lane 1:
// alu16
module alu16(CK, reset, start, instruction, inputR1, inputR2, outputR, busy, done);
Size: roughly 1900 cells after synthesis, roughly 270 flip-flops, about 56 I/O pins, roughly 19000 sq um of cells after synthesis.
clock: 6.24 ns
lec_check: 0
cap_margin: 20
core_margin: 2
core_utilization: 71
cts_cluster_size: 22
place_density: 0.65
slew_margin: 30
run.sh (not shown) runs the stock make flow with config.mk's settings and CLKGATE_MAP_FILE=.
What ended lane 1 was a tool error in global routing (5_1_grt); the run never finished.
--- input diff lane 1..lane 2 ---
--- a/flow/config.mk
+++ b/flow/config.mk
@@ -8,6 +8,7 @@
 export CAP_MARGIN = 20
 export CORE_MARGIN = 2
-export CORE_UTILIZATION = 71
-export CTS_CLUSTER_SIZE = 22
+export CORE_UTILIZATION = 72
+export CTS_CLUSTER_SIZE = 21
 export PLACE_DENSITY = 0.65
-export SLEW_MARGIN = 30
+export SETUP_SLACK_MARGIN = -0.13
+export SLEW_MARGIN = 20
==> flow/constraint.sdc <==
create_clock -name core_clock -period 6.18 [get_ports {CK}]
set_input_delay 1.2360 -clock core_clock [delete_from_list [all_inputs] [get_ports {CK}]]
set_output_delay 1.2360 -clock core_clock [all_outputs]
set_load 0.01 [all_outputs]
Between lane 1 and lane 2, the pre-CTS worst setup slack is higher for lane 1. Against lane 1, lane 2 comes in 0.85% lower on core region area. Of lane 1 and lane 2, not a single run came through the flow clean. Lane 1 did not finish; a tool error ended it in global routing (5_1_grt). Number of flip-flops and latches in the synthesized netlist: lane 2 vs lane 1, no meaningful difference. Against lane 1, half-perimeter wire length of the detailed placement result in lane 2 rose by a little under 10%. Die area in lane 2 is about 1.4% below lane 1. Comparing lane 2 against lane 1, there is no change at all in post-synthesis chip area from yosys. Taking lane 1 as the reference, in lane 2 horizontal die size has decreased, standard cell area after detailed placement has increased.
For lane 3, these inputs were changed with respect to lane 2:
--- a/flow/config.mk
+++ b/flow/config.mk
@@ -8,7 +8,4 @@
 export CAP_MARGIN = 20
 export CORE_MARGIN = 2
-export CORE_UTILIZATION = 72
-export CTS_CLUSTER_SIZE = 21
-export PLACE_DENSITY = 0.65
-export SETUP_SLACK_MARGIN = -0.13
+export CORE_UTILIZATION = 66
 export SLEW_MARGIN = 20
==> flow/constraint.sdc <==
create_clock -name core_clock -period 4.15 [get_ports {CK}]
set_input_delay 0.8300 -clock core_clock [delete_from_list [all_inputs] [get_ports {CK}]]
set_output_delay 0.8300 -clock core_clock [all_outputs]
set_load 0.01 [all_outputs]
Notes after the runs:
Taking lane 2 as the reference, in lane 3 share of synthesized cell area in and, or, nand and nor gates comparable, number of buffers inserted by post-CTS setup repair picked up an extra about 2%.
Comparing lane 2 and lane 3, die area is lower on lane 2.
Comparing lane 2 and lane 3, worst-case setup slack after placement is higher on lane 2.
Between lane 2 and lane 3, the difference in post-synthesis net count is negligible.
Against lane 2, number of cells after detailed placement in lane 3 rose by a few percent.
Tool error GRT-0232 stopped lane 3 during global routing (5_1_grt); no final results.
Area of the core came out higher on lane 3 than on lane 2.
Re chip width: lane 2 was lower than lane 3.
Compared with lane 2, lane 3 shows a number of resized instances in the post-cts repair step that is 59 higher.
Input changes introduced in lane 4 (baseline for comparison: lane 3):
--- a/flow/config.mk
+++ b/flow/config.mk
@@ -7,5 +7,7 @@
 export LEC_CHECK = 0
 export CAP_MARGIN = 20
+export CELL_PAD_IN_SITES_GLOBAL_PLACEMENT = 1
 export CORE_MARGIN = 2
-export CORE_UTILIZATION = 66
+export CORE_UTILIZATION = 40
+export MIN_ROUTING_LAYER = met2
 export SLEW_MARGIN = 20
==> flow/constraint.sdc <==
create_clock -name core_clock -period 7.5 [get_ports {CK}]
set_input_delay 1.5000 -clock core_clock [delete_from_list [all_inputs] [get_ports {CK}]]
set_output_delay 1.5000 -clock core_clock [all_outputs]
set_load 0.01 [all_outputs]
==> comparison <==
Lane 4 completed end to end with timing, DRC and antenna clean.
Lane 4 reports a lower cell area reported after detailed placement than lane 3 does.
What lane 3 reported for number of cell rows has to be multiplied by 1.3 to get the figure for lane 4.
Against lane 3, area of the die in lane 4 rose by more than half.
For area figure in the yosys stat output, lane 4 and lane 3 come out practically identical.
Input-level comparison between lane 5 and lane 4:
--- a/flow/config.mk
+++ b/flow/config.mk
@@ -6,8 +6,7 @@
 export NUM_CORES = 4
 export LEC_CHECK = 0
+export ABC_AREA = 1
 export CAP_MARGIN = 20
-export CELL_PAD_IN_SITES_GLOBAL_PLACEMENT = 1
 export CORE_MARGIN = 2
-export CORE_UTILIZATION = 40
-export MIN_ROUTING_LAYER = met2
+export CORE_UTILIZATION = 58
 export SLEW_MARGIN = 20
==> flow/constraint.sdc <==
create_clock -name core_clock -period 4.09 [get_ports {CK}]
set_input_delay 0.8180 -clock core_clock [delete_from_list [all_inputs] [get_ports {CK}]]
set_output_delay 0.8180 -clock core_clock [all_outputs]
set_load 0.01 [all_outputs]
Findings:
STATUS run=lane 5 STAGES=ALL_DONE FINAL_CHECKS=FAILED CAUSE=setup timing
Lane 4 has a lower number of antenna violations at the first check in global routing than lane 5.
Register-to-register slack on lane 5 is down relative to lane 4.
Lane 5 — total internal power 0.0045 W higher, lane 4 as reference

---

Starting RTL as in the previous note.
clock: 9.6 ns
lec_check: 0
cap_margin: 40
cell_pad_in_sites_detail_placement: 0
cell_pad_in_sites_global_placement: 0
core_aspect_ratio: 0.71
core_margin: 2
core_utilization: 71
cts_cluster_size: 33
gpl_routability_driven: 1
hold_slack_margin: 0.11
min_routing_layer: met1
slew_margin: 5
Rerun with:
CAP_MARGIN = 20   (was 40)
CELL_PAD_IN_SITES_DETAIL_PLACEMENT = unset   (was 0)
CELL_PAD_IN_SITES_GLOBAL_PLACEMENT = unset   (was 0)
CORE_ASPECT_RATIO = unset   (was 0.71)
CORE_UTILIZATION = 40   (was 71)
CTS_CLUSTER_SIZE = unset   (was 33)
GPL_ROUTABILITY_DRIVEN = unset   (was 1)
HOLD_SLACK_MARGIN = unset   (was 0.11)
MIN_ROUTING_LAYER = unset   (was met1)
SLEW_MARGIN = 20   (was 5)
clock period = 7.37 ns   (was 9.6 ns; I/O delays follow)
After rerunning: The new run passed the timing, DRC and antenna checks; cell count went up by 21%; count of clock-buffer cells in the layout went up by 7; register-to-register slack is worse by 1.3 ns; hold slack is about the same.
Rerun with:
CORE_UTILIZATION = 72   (was 40)
CTS_CLUSTER_SIZE = 23   (was unset)
PLACE_DENSITY_LB_ADDON = 0.27   (was unset)
clock period = 6.12 ns   (was 7.37 ns; I/O delays follow)
Result: The changed run aborted during global routing; die area decreases by about 44%; area after synthesis is unchanged; synthesized cell count stays the same.
Rerun with:
CORE_UTILIZATION = 66   (was 72)
CTS_CLUSTER_SIZE = unset   (was 23)
PLACE_DENSITY_LB_ADDON = unset   (was 0.27)
SETUP_SLACK_MARGIN = -0.13   (was unset)
clock period = 6.18 ns   (was 6.12 ns; I/O delays follow)
What happened:
- Now the flow produced a layout that fails on negative setup slack
- synthesized cell count stays the same
- area after synthesis stays the same
- die area came out higher by 8.9%
Rerun with:
CORE_UTILIZATION = 72   (was 66)
CTS_CLUSTER_SIZE = 21   (was unset)
PLACE_DENSITY_LB_ADDON = 0.25   (was unset)
This time the run died in global routing.
Die size went down by about 8%.
Synthesized area does not change.
Synthesized cell count stays the same.
Rerun with:
CTS_CLUSTER_DIAMETER = 232   (was unset)
CTS_CLUSTER_SIZE = 95   (was 21)
PLACE_DENSITY = 0.36   (was unset)
PLACE_DENSITY_LB_ADDON = unset   (was 0.25)
SETUP_SLACK_MARGIN = unset   (was -0.13)
clock period = 3.01 ns   (was 6.18 ns; I/O delays follow)
What happened: The new run never finished: it broke off in clock tree synthesis (DPL-0038); die area does not change; synthesized cell count is unchanged; synthesized area does not change.
Power is estimated from default activity; no workload was simulated.
